== alpha ==
## DotProduct
module DotProduct(  
  input         clock,  
  input  [7:0]  io_a_0,
  input  [7:0]  io_a_1,
  input  [7:0]  io_a_2,
  input  [7:0]  io_a_3,
  input  [7:0]  io_a_4,
  input  [7:0]  io_a_5,
  input  [7:0]  io_a_6,
  input  [7:0]  io_a_7,
  input  [7:0]  io_a_8,
  input  [7:0]  io_a_9,
  input  [7:0]  io_a_10,
  input  [7:0]  io_a_11,
  input  [7:0]  io_a_12,
  input  [7:0]  io_a_13,
  input  [7:0]  io_a_14,
  input  [7:0]  io_a_15,
  input  [7:0]  io_b_0,  
  input  [7:0]  io_b_1,  
  input  [7:0]  io_b_2,  
  input  [7:0]  io_b_3,  
  input  [7:0]  io_b_4,  
  input  [7:0]  io_b_5,  
  input  [7:0]  io_b_6,  
  input  [7:0]  io_b_7,  
  input  [7:0]  io_b_8,  
  input  [7:0]  io_b_9,  
  input  [7:0]  io_b_10,  
  input  [7:0]  io_b_11,  
  input  [7:0]  io_b_12,  
  input  [7:0]  io_b_13,  
  input  [7:0]  io_b_14,  
  input  [7:0]  io_b_15,  
  output [20:0] io_y  
);
Size: ~6,900 cells after synthesis, about 280 I/O pins, ~66,000 um^2 of cells after synthesis.
clock: 5.0 ns
lec_check: 0
abc_area: 0
cap_margin: 30
core_aspect_ratio: 1.05
core_margin: 5
core_utilization: 60
cts_cluster_size: 16
gpl_timing_driven: 0
max_routing_layer: met4
min_routing_layer: met2
place_density: 0.76
slew_margin: 40
tns_end_percent: 40
run.sh (not shown) runs the stock make flow with config.mk's settings and CLKGATE_MAP_FILE=.
Modified inputs, beta compared to alpha
- removing MAX_ROUTING_LAYER (formerly met4)
- changing TNS_END_PERCENT from 40 to 95
- removing ABC_AREA (formerly 0)
- changing CORE_UTILIZATION from 60 to 40
- changing CORE_MARGIN from 5 to 10
- changing MIN_ROUTING_LAYER from met2 to met1
- removing CTS_CLUSTER_SIZE (formerly 16)
- removing PLACE_DENSITY (formerly 0.76)
## What came out
Reported for beta and alpha, number of cells traversed by the worst register-to-register path turned out identical to the last digit. In the metrics for beta and alpha, the one carrying the lower initial cell density of the core is beta. Measured against alpha, the first-iteration DRC count of beta comes out at 0.19 times the reference value. Vias: beta below alpha. From alpha to beta the numbers moved as follows: total CTS buffers now sits higher, fraction of area in non-clock buffers level, cell count increased 8.0%, post-layout total power shows a reduction of 2.4%. alpha -> beta: routed length per instance decreased by a few percent. Going from alpha to beta, final non-filler cell area increased by about 1% relative to the old numbers, total instance count after detailed placement went up.
The following lists how gamma was set up differently from beta:
- swapping 10 for 2 in CORE_MARGIN
- clearing CORE_ASPECT_RATIO, which used to be 1.05
- swapping 40 for 20 in SLEW_MARGIN
- clearing GPL_TIMING_DRIVEN, which used to be 0
- clearing MIN_ROUTING_LAYER, which used to be met1
- clearing TNS_END_PERCENT, which used to be 95
- swapping 30 for 20 in CAP_MARGIN
### Flow results
- Of beta and gamma, the higher fraction of met1 tracks used by global routing belongs to gamma.
- Number of global-route vias before repair sits lower in gamma than in beta.
- Internal power in gamma vs beta: up 0.47%
- Looking at startpoint of the most critical setup path, the a_3_0.rB[1] result is from beta; the a_3_0.rB[0] one comes from gamma.
- Per the comparison of gamma with beta, core utilization increased 0.26 points, power grew by 460 uW, yosys stat chip area closely matched the old numbers.

---

DotProduct again, from the RTL that the note above started with.
// DotProduct
module DotProduct(  
  input         clock,  
  input  [7:0]  io_a_0,
  input  [7:0]  io_a_1,
  input  [7:0]  io_a_2,
  input  [7:0]  io_a_3,
  input  [7:0]  io_a_4,
  input  [7:0]  io_a_5,
  input  [7:0]  io_a_6,
  input  [7:0]  io_a_7,
  input  [7:0]  io_a_8,
  input  [7:0]  io_a_9,
  input  [7:0]  io_a_10,
  input  [7:0]  io_a_11,
  input  [7:0]  io_a_12,
  input  [7:0]  io_a_13,
  input  [7:0]  io_a_14,
  input  [7:0]  io_a_15,
  input  [7:0]  io_b_0,  
  input  [7:0]  io_b_1,  
  input  [7:0]  io_b_2,  
  input  [7:0]  io_b_3,  
  input  [7:0]  io_b_4,  
  input  [7:0]  io_b_5,  
  input  [7:0]  io_b_6,  
  input  [7:0]  io_b_7,  
  input  [7:0]  io_b_8,  
  input  [7:0]  io_b_9,  
  input  [7:0]  io_b_10,  
  input  [7:0]  io_b_11,  
  input  [7:0]  io_b_12,  
  input  [7:0]  io_b_13,  
  input  [7:0]  io_b_14,  
  input  [7:0]  io_b_15,  
  output [20:0] io_y  
);
export LEC_CHECK = 0
export CAP_MARGIN = 20
export CORE_MARGIN = 2
export CORE_UTILIZATION = 40
export MIN_ROUTING_LAYER = met2
export SLEW_MARGIN = 40
create_clock -name core_clock -period 5.0 [get_ports {clock}]
Then changed:
CORE_UTILIZATION = 62   (was 40)
MIN_ROUTING_LAYER = default   (was met2)
SLEW_MARGIN = 20   (was 40)
clock period = 5.22 ns   (was 5.0 ns; I/O delays follow)
The new run passed the timing, design-rule and antenna checks. Worst hold slack got worse by 10 ps. Wire length goes down by 8.8%. Total power goes down by about 6%. Utilization goes up by 24 points. Die area goes down by 35%. Sequential cell count is unchanged. Sequential power goes down by 5.2%. Final area goes down by about 1.4%.
Then changed:
CAP_MARGIN = 15   (was 20)
CORE_UTILIZATION = 72   (was 62)
clock period = 2.75 ns   (was 5.22 ns; I/O delays follow)
Outcome: The new run did not get past global routing. Die area decreases by 14%. Area after synthesis stays the same. Synthesized cell count is unchanged.
Then changed:
CAP_MARGIN = 20   (was 15)
HOLD_SLACK_MARGIN = -0.09   (was default)
MAX_ROUTING_LAYER = met4   (was default)
clock period = 4.08 ns   (was 2.75 ns; I/O delays follow)
After rerunning: This time the run reached the layout checks and failed them: negative setup slack. Die size is unchanged. Synthesized area does not change. Synthesized cell count does not change.

---

DotProduct again, from the RTL that the note above started with.
## DotProduct
module DotProduct(  
  input         clock,  
  input  [7:0]  io_a_0,
  input  [7:0]  io_a_1,
  input  [7:0]  io_a_2,
  input  [7:0]  io_a_3,
  input  [7:0]  io_a_4,
  input  [7:0]  io_a_5,
  input  [7:0]  io_a_6,
  input  [7:0]  io_a_7,
  input  [7:0]  io_a_8,
  input  [7:0]  io_a_9,
  input  [7:0]  io_a_10,
  input  [7:0]  io_a_11,
  input  [7:0]  io_a_12,
  input  [7:0]  io_a_13,
  input  [7:0]  io_a_14,
  input  [7:0]  io_a_15,
  input  [7:0]  io_b_0,  
  input  [7:0]  io_b_1,  
  input  [7:0]  io_b_2,  
  input  [7:0]  io_b_3,  
  input  [7:0]  io_b_4,  
  input  [7:0]  io_b_5,  
  input  [7:0]  io_b_6,  
  input  [7:0]  io_b_7,  
  input  [7:0]  io_b_8,  
  input  [7:0]  io_b_9,  
  input  [7:0]  io_b_10,  
  input  [7:0]  io_b_11,  
  input  [7:0]  io_b_12,  
  input  [7:0]  io_b_13,  
  input  [7:0]  io_b_14,  
  input  [7:0]  io_b_15,  
  output [20:0] io_y  
);
clock: 4.24 ns
lec_check: 0
cap_margin: 20
core_margin: 2
core_utilization: 72
cts_cluster_diameter: 42
place_density_lb_addon: 0.2
setup_slack_margin: 0.63
slew_margin: 20
The starting point ran to the end with violations: negative setup slack.
Then changed:
- CAP_MARGIN: 20 -> 30
- CTS_CLUSTER_DIAMETER: 42 -> default
- MAX_ROUTING_LAYER: default -> met4
- PLACE_DENSITY_LB_ADDON: 0.2 -> default
- SETUP_SLACK_MARGIN: 0.63 -> default
- clock period: 4.24 -> 3.79 ns (I/O delays scaled with it)
- The new run ran to the end with violations: negative setup slack
- clock-buffer cell count drops by 16
- synthesized cell count does not change
- clock skew shrinks by 0.0098 ns
- sequential share of layout area drops by 0.95 points
- via count goes up by about 8%
- routed wire length went up by about 16%
- cell area came out higher by about 5%
- sequential cell count is unchanged
- die size does not change
- non-clock buffer count is higher by 570
Then changed:
- CTS_CLUSTER_DIAMETER: default -> 270
- clock period: 3.79 -> 3.72 ns (I/O delays scaled with it)
Effect: The changed run completed and failed the layout checks on negative setup slack. Combinational power went up by 9.2%. Maximum frequency went down by 14%. Count of clock-buffer cells in the layout went up by 1.
Then changed:
- CTS_CLUSTER_DIAMETER: 270 -> default
- HOLD_SLACK_MARGIN: default -> 0.29
- SETUP_SLACK_MARGIN: default -> 0.33
- clock period: 3.72 -> 4.08 ns (I/O delays scaled with it)
=>
- The new run finished but fails on negative setup slack
- clock-buffer cell count decreases by 10
- final area decreases by 5.5%
- routed wire length decreases by 29%
- cell count decreases by 5.9%
- area after synthesis stays the same
- first-iteration DRC count decreases by 45%
- flip-flop count is unchanged
- via count decreases by 15%
- die area does not change

---

DotProduct again, from the RTL that the note above started with.
Settings: LEC_CHECK=0, CAP_MARGIN=30, CORE_ASPECT_RATIO=1.05, CORE_MARGIN=7, CORE_UTILIZATION=51, CTS_CLUSTER_SIZE=16, GPL_TIMING_DRIVEN=0, MIN_ROUTING_LAYER=met1, SLEW_MARGIN=40, TNS_END_PERCENT=95; clock period 5.0 ns.
Rerun with:
- ABC_AREA: default -> 1
- CORE_UTILIZATION: 51 -> 46
- MAX_ROUTING_LAYER: default -> met4
Result: Total power rose by 7.4%. Hold slack is better by 0.010 ns. Synthesized cell count rose by 41%. Setup slack is better by 0.27 ns. Area after synthesis rose by 10%. Fmax rose by 6.1%. Clock power rose by about 2%. Combinational power rose by 12%. Core utilization fell by 5.8 points. Sequential share of layout area fell by 1.8 points.

---

## v8
DotProduct again, from the RTL that the note above started with.
clock: 7.35 ns
lec_check: 0
abc_area: 0
cap_margin: 25
cell_pad_in_sites_detail_placement: 1
core_margin: 2
core_utilization: 16
max_routing_layer: met4
slew_margin: 20
Input changes introduced in v48 (baseline for comparison: v8):
==> flow/config.mk <==
export PLATFORM = sky130hd
export DESIGN_NAME = DotProduct
export DESIGN_NICKNAME = DotProduct
export VERILOG_FILES = /design/flow/design.v
export SDC_FILE = /design/flow/constraint.sdc
export NUM_CORES = 4
export LEC_CHECK = 0
export CAP_MARGIN = 20
export CORE_MARGIN = 2
export CORE_UTILIZATION = 69
export MAX_ROUTING_LAYER = met4
export SLEW_MARGIN = 20
==> flow/constraint.sdc <==
create_clock -name core_clock -period 4.11 [get_ports {clock}]
set_input_delay 0.8220 -clock core_clock [delete_from_list [all_inputs] [get_ports {clock}]]
set_output_delay 0.8220 -clock core_clock [all_outputs]
set_load 0.01 [all_outputs]
Notes after the runs:
For the routed wire length, v48 came in about 12% lower than v8 did.
Delta (v48 minus v8): area added between synthesis and finish picked up an extra 3.6 points, worst-case hold slack up 0.0093 ns.
v48 had finished all stages when the layout checks came back failing, citing setup timing.
Modified inputs, v15 compared to v48
-- flow/config.mk --
<<< v48, line 8
export CAP_MARGIN = 20
export CORE_MARGIN = 2
export CORE_UTILIZATION = 69
export MAX_ROUTING_LAYER = met4
export SLEW_MARGIN = 20
>>> v15, line 8
export CAP_MARGIN = 20
export CORE_MARGIN = 2
export CORE_UTILIZATION = 72
export CTS_CLUSTER_DIAMETER = 400
export SLEW_MARGIN = 20
==> flow/constraint.sdc <==
create_clock -name core_clock -period 3.86 [get_ports {clock}]
set_input_delay 0.7720 -clock core_clock [delete_from_list [all_inputs] [get_ports {clock}]]
set_output_delay 0.7720 -clock core_clock [all_outputs]
set_load 0.01 [all_outputs]
--- outcome ---
- No crash in v15: every stage finished, but the layout fails its final checks due to setup timing.
- Summary of v15 over v48: maximum frequency went down by 2.1%, final critical delay including setup and external delays higher, cell area after placement picked up an extra 0.85%, buffer and inverter count on the worst path increased by 1 relative to the old numbers, critical path depth grew by 3.

---

DotProduct again, from the RTL that the note above started with.
clock: 3.48 ns
lec_check: 0
abc_area: 1
cap_margin: 5
core_margin: 2
core_utilization: 58
gpl_timing_driven: 1
place_density_lb_addon: 0.06
slew_margin: 40
The first run finished but fails on setup timing.
Edit:
ABC_AREA = not set   (was 1)
CORE_UTILIZATION = 72   (was 58)
HOLD_SLACK_MARGIN = -0.1   (was not set)
MAX_ROUTING_LAYER = met4   (was not set)
PLACE_DENSITY = 0.64   (was not set)
PLACE_DENSITY_LB_ADDON = not set   (was 0.06)
TNS_END_PERCENT = 80   (was not set)
clock period = 3.77 ns   (was 3.48 ns; I/O delays follow)
The new run ran to the end with violations: setup timing.
Sequential share of layout area goes up by 1.9 points.
Core utilization goes up by 18 points.
Via count goes down by 7.2%.
Worst hold slack gets better by 0.039 ns.
Maximum frequency goes down by 16%.
Non-clock buffer count goes up by 14.
Design area goes down by 9.6%.
Count of clock-buffer cells in the layout goes up by 5.
Synthesized area goes down by 9.2%.
Die size goes down by 27%.
Worst setup slack gets worse by 0.42 ns.
Edit:
CAP_MARGIN = 30   (was 5)
HOLD_SLACK_MARGIN = not set   (was -0.1)
MAX_ROUTING_LAYER = not set   (was met4)
PLACE_DENSITY = not set   (was 0.64)
TNS_END_PERCENT = not set   (was 80)
clock period = 4.12 ns   (was 3.77 ns; I/O delays follow)
The changed run completed and failed the layout checks on setup timing.
Clock-buffer cell count goes up by 2.
Global-route usage goes down by 4.6 points.
Total power goes down by 15%.
Sequential cell count is unchanged.
Wire length goes down by 12%.
Non-clock buffer count goes down by 102.
Worst hold slack degrades by 0.0090 ns.
Edit:
CAP_MARGIN = 5   (was 30)
MAX_ROUTING_LAYER = met4   (was not set)
PLACE_DENSITY = 0.65   (was not set)
clock period = 3.77 ns   (was 4.12 ns; I/O delays follow)
Outcome:
- The changed run finished with setup timing left
- non-clock buffer count climbs by 80
- synthesized area does not change
- final cell count climbs by about 1%
- global-route usage climbs by 4.2 points
- clock skew hardly moves
- total power climbs by about 18%
- final area climbs by about 2.3%
- combinational power climbs by about 20%
- via count climbs by 5.7%
Edit:
ABC_AREA = 1   (was not set)
CTS_CLUSTER_DIAMETER = 253   (was not set)
HOLD_SLACK_MARGIN = 0.29   (was not set)
After rerunning: This time the run stopped in 5_1_grt. Synthesized cell count came out higher by 41%. Die size came out higher by 10%. Synthesized area came out higher by 10%.
Edit:
ABC_AREA = not set   (was 1)
CAP_MARGIN = 30   (was 5)
CTS_CLUSTER_DIAMETER = 381   (was 253)
GPL_TIMING_DRIVEN = not set   (was 1)
HOLD_SLACK_MARGIN = not set   (was 0.29)
PLACE_DENSITY = not set   (was 0.65)
SLEW_MARGIN = 20   (was 40)
clock period = 3.79 ns   (was 3.77 ns; I/O delays follow)
What happened: The changed run produced a layout that fails on setup timing; synthesized cell count drops by 29%; area after synthesis decreases by 9.2%; die size went down by 9.1%.

---

Setup of wip/tundra:
DotProduct again, from the RTL that the note above started with.
// DotProduct
module DotProduct(  
  input         clock,  
  input  [7:0]  io_a_0,
  input  [7:0]  io_a_1,
  input  [7:0]  io_a_2,
  input  [7:0]  io_a_3,
  input  [7:0]  io_a_4,
  input  [7:0]  io_a_5,
  input  [7:0]  io_a_6,
  input  [7:0]  io_a_7,
  input  [7:0]  io_a_8,
  input  [7:0]  io_a_9,
  input  [7:0]  io_a_10,
  input  [7:0]  io_a_11,
  input  [7:0]  io_a_12,
  input  [7:0]  io_a_13,
  input  [7:0]  io_a_14,
  input  [7:0]  io_a_15,
  input  [7:0]  io_b_0,  
  input  [7:0]  io_b_1,  
  input  [7:0]  io_b_2,  
  input  [7:0]  io_b_3,  
  input  [7:0]  io_b_4,  
  input  [7:0]  io_b_5,  
  input  [7:0]  io_b_6,  
  input  [7:0]  io_b_7,  
  input  [7:0]  io_b_8,  
  input  [7:0]  io_b_9,  
  input  [7:0]  io_b_10,  
  input  [7:0]  io_b_11,  
  input  [7:0]  io_b_12,  
  input  [7:0]  io_b_13,  
  input  [7:0]  io_b_14,  
  input  [7:0]  io_b_15,  
  output [20:0] io_y  
);
Settings: LEC_CHECK=0, CAP_MARGIN=20, CORE_MARGIN=2, CORE_UTILIZATION=40, SLEW_MARGIN=20; clock period 4.77 ns.
Having completed the whole flow, wip/tundra delivered a layout that passed the timing, design-rule and antenna checks.
The inputs of wip/raven differ from those of wip/tundra as listed below.
--- a/flow/config.mk
+++ b/flow/config.mk
@@ -8,4 +8,6 @@
 export CAP_MARGIN = 20
 export CORE_MARGIN = 2
-export CORE_UTILIZATION = 40
+export CORE_UTILIZATION = 71
+export PLACE_DENSITY_LB_ADDON = 0.2
+export SETUP_SLACK_MARGIN = 0.63
 export SLEW_MARGIN = 20
==> flow/constraint.sdc <==
create_clock -name core_clock -period 4.61 [get_ports {clock}]
set_input_delay 0.9220 -clock core_clock [delete_from_list [all_inputs] [get_ports {clock}]]
set_output_delay 0.9220 -clock core_clock [all_outputs]
set_load 0.01 [all_outputs]
- From wip/tundra to wip/raven the numbers moved as follows: total wire length after detailed routing increased about 13%, final core utilization rose 39 points, transition time at the pin with the least slew margin climbed 49 ps.
- wip/raven against wip/tundra: area overhead of the layout relative to synthesis has increased; sequential share of layout area has remained practically unchanged; non-clock buffer count has increased; via count of the first global-routing pass has increased.
- For the net switching power, wip/raven came in 16% higher than wip/tundra did.
- Compared to wip/tundra, wip/raven was floorplanned on a smaller die.
- Going from wip/tundra to wip/raven, the insertion delay to the later sink of the worst-skew pair was found to have gone down by 30 ps.
Modified inputs, wip/harbor compared to wip/raven
--- a/flow/config.mk
+++ b/flow/config.mk
@@ -9,5 +9,4 @@
 export CORE_MARGIN = 2
 export CORE_UTILIZATION = 71
-export PLACE_DENSITY_LB_ADDON = 0.2
-export SETUP_SLACK_MARGIN = 0.63
+export SETUP_SLACK_MARGIN = -0.24
 export SLEW_MARGIN = 20
==> flow/constraint.sdc <==
create_clock -name core_clock -period 3.21 [get_ports {clock}]
set_input_delay 0.6420 -clock core_clock [delete_from_list [all_inputs] [get_ports {clock}]]
set_output_delay 0.6420 -clock core_clock [all_outputs]
set_load 0.01 [all_outputs]
- wip/harbor finished all stages; however, its layout fails the closing checks, the failures being negative setup slack.
- Number of placed instances, taps included, wip/harbor vs wip/raven: up by a little under 10%
- From wip/raven to wip/harbor the numbers moved as follows: critical-path maximum fanout went down by 3; overall routed net length picked up an extra 19%.
Here is what was changed in the inputs of wip/amber compared with wip/harbor.
--- a/flow/config.mk
+++ b/flow/config.mk
@@ -8,5 +8,4 @@
 export CAP_MARGIN = 20
 export CORE_MARGIN = 2
-export CORE_UTILIZATION = 71
-export SETUP_SLACK_MARGIN = -0.24
+export CORE_UTILIZATION = 21
 export SLEW_MARGIN = 20
==> flow/constraint.sdc <==
create_clock -name core_clock -period 4.77 [get_ports {clock}]
set_input_delay 0.9540 -clock core_clock [delete_from_list [all_inputs] [get_ports {clock}]]
set_output_delay 0.9540 -clock core_clock [all_outputs]
set_load 0.01 [all_outputs]
==> results <==
wip/amber vs wip/harbor — sum of internal, switching and leakage power dropped 45%. Compared with wip/harbor, wip/amber ends up with less cell area. Every stage of the flow completed for wip/amber, and the final layout passed the timing, design-rule and antenna checks. Going from wip/harbor to wip/amber, count of placed standard cells including taps grew by 25%; number of clock-tree buffers in the layout rose 25; amount of wire on met3 after detailed routing decreased 64%; number of detailed-routing iterations run before antenna repair +5.
Power and IR drop assume default switching activity.
